==> flow/design.v <==
module DECODER_UNIT
(input wire [1:0]            alu_fun,
output reg arith_enable,logic_enable,comp_enable,shift_enable);
  always@(*)
  begin
    arith_enable = 1'b0;
    logic_enable = 1'b0;
    comp_enable = 1'b0;
    shift_enable = 1'b0;
    case(alu_fun)
      4'b00:arith_enable = 1'b1;
      4'b01:logic_enable = 1'b1;
      4'b10:comp_enable = 1'b1;
      4'b11:shift_enable = 1'b1;
      default: begin
            arith_enable = 1'b0;
            logic_enable = 1'b0;
            comp_enable =1'b 0;
            shift_enable = 1'b0;
        end
      endcase
  end
endmodule
module ARITHMATIC_UNIT#(parameter alu_width =16)
(
  input wire [alu_width-1:0]  A,B,
  input wire                  clk,rst,
  input wire arith_enable,
  input wire [1:0]            alu_fun,
  output reg                  arith_flag,carry_out,
  output reg [alu_width-1:0]  arith_out);
reg [alu_width:0] arith_out_reg;
wire carry_out_reg;
reg arith_flag_reg;  
always@(posedge clk or negedge rst)
begin
  if(!rst)
    begin
    arith_out <= 16'b0;
    carry_out <= 16'b0;
    arith_flag <= 16'b0;
    end
  else
   begin
    arith_out <= arith_out_reg[alu_width-1:0];
    carry_out <= carry_out_reg;
    arith_flag <= arith_flag_reg;
   end 
end
always@(*)
  begin
    arith_out_reg   = 1'b0  ;
    arith_flag_reg  = 1'b0 ;
      if(arith_enable)
        begin
    case(alu_fun)  
    4'b00:begin
    arith_out_reg   = A+B  ;
    arith_flag_reg  = 1'b1 ;
            end
    4'b01:begin
    arith_out_reg   = A-B  ;
    arith_flag_reg  = 1'b1 ;
           end
    4'b10:begin
    arith_out_reg   = A*B  ;
    arith_flag_reg  = 1'b1 ;
            end
    4'b11:begin
    arith_out_reg   = (B == 0) ? {1'b0, {alu_width{1'b1}}} : A/B  ;
    arith_flag_reg  = 1'b1 ;
           end
          endcase
          end    
end
assign carry_out_reg = arith_out_reg[alu_width] ;
endmodule
module LOGIC_UNIT#(parameter alu_width =16)
(
  input wire [alu_width-1:0]  A,B,
  input wire                  clk,rst,
  input wire logic_enable,
  input wire [1:0]            alu_fun,
  output reg                  logic_flag,
  output reg [alu_width-1:0]  logic_out);
reg [alu_width-1:0] logic_out_reg;
reg logic_flag_reg;
always @ (posedge clk or negedge rst)
 begin 
   if (!rst)
     begin
      logic_out  <= 'b0 ;
      logic_flag <= 'b0 ;	
	 end
   else
     begin   
      logic_out  <= logic_out_reg ;
      logic_flag <= logic_flag_reg ;
	 end
 end	
always@(*)
begin
    logic_out_reg  = 1'b0  ;
    logic_flag_reg = 1'b0 ;
    if(logic_enable)
        begin
    case(alu_fun)  
    4'b00:begin
    logic_out_reg   = A&B  ;
    logic_flag_reg  = 1'b1 ;
            end
    4'b01:begin
    logic_out_reg   = A|B  ;
    logic_flag_reg  = 1'b1 ;
           end
    4'b10:begin
    logic_out_reg   = ~(A&B) ;
    logic_flag_reg  = 1'b1 ;
            end
    4'b11:begin
    logic_out_reg   = ~(A|B) ;
    logic_flag_reg  = 1'b1 ;
           end
          endcase
          end            
end 
endmodule
module comparsion_unit#(parameter alu_width =16)
(
  input wire [alu_width-1:0]  A,B,
  input wire                  clk,rst,
  input wire comp_enable,
  input wire [1:0]            alu_fun,
  output reg                  comp_flag,
  output reg [alu_width-1:0]  comp_out);
reg comp_out_reg ;
reg  comp_flag_reg ;
always @ (posedge clk or negedge rst)
 begin 
   if (!rst)
     begin
      comp_out  <= 'b0 ;
      comp_flag <= 'b0 ;	
	 end
   else
     begin   
      comp_out  <= comp_out_reg ;
      comp_flag <= comp_flag_reg ;
	 end
 end
always@(*)
    begin
      comp_out_reg = 1'b0;
      comp_flag_reg = 1'b0;
      if(comp_enable)
        begin
  case(alu_fun)
      4'b00:begin
      comp_out_reg = 1'b0;
      comp_flag_reg = 1'b1;
      end 
      4'b01:begin
        comp_flag_reg  = 1'b1;
        if(A==B)
           begin
    comp_out_reg = 1'b1;
          end
       else
          begin
    comp_out_reg   = 1'b0;
          end
        end
    4'b10:begin
      comp_flag_reg  = 1'b1 ;
      if(A > B)
        begin
    comp_out_reg   = 1'b1;
        end
    else
        begin
    comp_out_reg   = 1'b0;
        end
        end
    4'b11:begin
      comp_flag_reg  = 1'b1;
      if(A < B)
          begin
    comp_out_reg   = 16'b1;
          end
    else
          begin
    comp_out_reg   = 1'b0;
          end
      end
   endcase
          end
   end
  endmodule
module shift_unit#(parameter alu_width =16)
(
  input wire [alu_width-1:0]  A,B,
  input wire                  clk,rst,
  input wire                shift_enable,
  input wire [1:0]            alu_fun,
  output reg                  shift_flag,
  output reg [alu_width-1:0]  shift_out);
reg [alu_width-1:0]  shift_out_reg ;
reg shift_flag_reg ;
always @ (posedge clk or negedge rst)
 begin 
   if (!rst)
     begin
      shift_out  <= 'b0 ;
      shift_flag <= 'b0 ;	
	 end
   else
     begin   
      shift_out  <= shift_out_reg ;
      shift_flag <= shift_flag_reg ;
	 end
 end
   always@(*)
begin
        shift_out_reg = 1'b0;
        shift_flag_reg = 1'b0;
      if(shift_enable)
        begin
      case(alu_fun)  
        4'b00:begin
        shift_flag_reg = 1'b1;
        shift_out_reg = A >> 1;
        end
        4'b01:begin
        shift_out_reg = A << 1;
        shift_flag_reg = 1'b1;
        end
        4'b10:begin
        shift_flag_reg = 1'b1;
        shift_out_reg = B >> 1;
         end
        4'b11:begin
        shift_flag_reg = 1'b1;
        shift_out_reg = B << 1;
        end
      endcase
end
end 
endmodule
module TOP_VIEW#(parameter alu_width =16)
(
  input wire [alu_width-1:0]    A,B,
  input wire                    clk,rst,
  input wire [3:0]              alu_fun,
  output wire                   arith_flag,carry_out,logic_flag,comp_flag,shift_flag,
  output wire [alu_width-1:0]   arith_out,logic_out,comp_out,shift_out
  );
wire                  comp_enable ;
wire                  shift_enable ;
wire                  logic_enable ;
wire                  arith_enable ;
  DECODER_UNIT U_decoder(
  .alu_fun(alu_fun[3:2]),
  .arith_enable(arith_enable),
  .logic_enable(logic_enable),
  .shift_enable(shift_enable),
  .comp_enable(comp_enable)
  );
  ARITHMATIC_UNIT U_arithmatic(
  .A(A),
  .arith_enable(arith_enable),
  .B(B),
  .clk(clk),
  .rst(rst),
  .alu_fun(alu_fun[1:0]),
  .arith_out(arith_out),
  .arith_flag(arith_flag),
  .carry_out(carry_out)
  );
   LOGIC_UNIT U_logic(
  .A(A),
  .logic_enable(logic_enable),
  .B(B),
  .clk(clk),
  .rst(rst),
  .alu_fun(alu_fun[1:0]),
  .logic_out(logic_out),
  .logic_flag(logic_flag)
   );
   comparsion_unit U_comp (
  .A(A),
  .comp_enable(comp_enable),
  .B(B),
  .clk(clk),
  .rst(rst),
  .alu_fun(alu_fun[1:0]),
  .comp_out(comp_out),
  .comp_flag(comp_flag)
  );
  shift_unit U_shift(
  .A(A),
  .shift_enable(shift_enable),
  .B(B),
  .clk(clk),
  .rst(rst),
  .alu_fun(alu_fun[1:0]),
  .shift_out(shift_out),
  .shift_flag(shift_flag)
  );
endmodule
Settings: LEC_CHECK=0, CAP_MARGIN=20, CORE_ASPECT_RATIO=1.82, CORE_MARGIN=2, CORE_UTILIZATION=40, CTS_CLUSTER_DIAMETER=144, CTS_CLUSTER_SIZE=100, MAX_ROUTING_LAYER=met4, SLEW_MARGIN=20; clock period 36.0 ns.
run.sh (not shown) runs the stock make flow with config.mk's settings and CLKGATE_MAP_FILE=.
Next try:
- CORE_ASPECT_RATIO: 1.82 -> 0.5
- CORE_MARGIN: 2 -> 8
- CORE_UTILIZATION: 40 -> 60
- CTS_CLUSTER_DIAMETER: 144 -> unset
- CTS_CLUSTER_SIZE: 100 -> unset
- MAX_ROUTING_LAYER: met4 -> unset
Power rises by 0.54%.
Design area falls by 2.1%.
Via count hardly moves.
Die area falls by 22%.
Setup slack improved by 0.12 ns.
Fmax rises by 0.34%.
Next try:
- CORE_MARGIN: 8 -> 2
- CORE_UTILIZATION: 60 -> 40
- CTS_CLUSTER_DIAMETER: unset -> 379
- CTS_CLUSTER_SIZE: unset -> 100
- MAX_ROUTING_LAYER: unset -> met4
- TNS_END_PERCENT: unset -> 5
What happened: Setup slack gets worse by 0.30 ns; cell area increases by 1.7%; first-iteration DRC count decreases by 19%; sequential cell count is unchanged; area after synthesis does not change.
Power figures rest on the tool's default switching activity, not on a simulated workload.
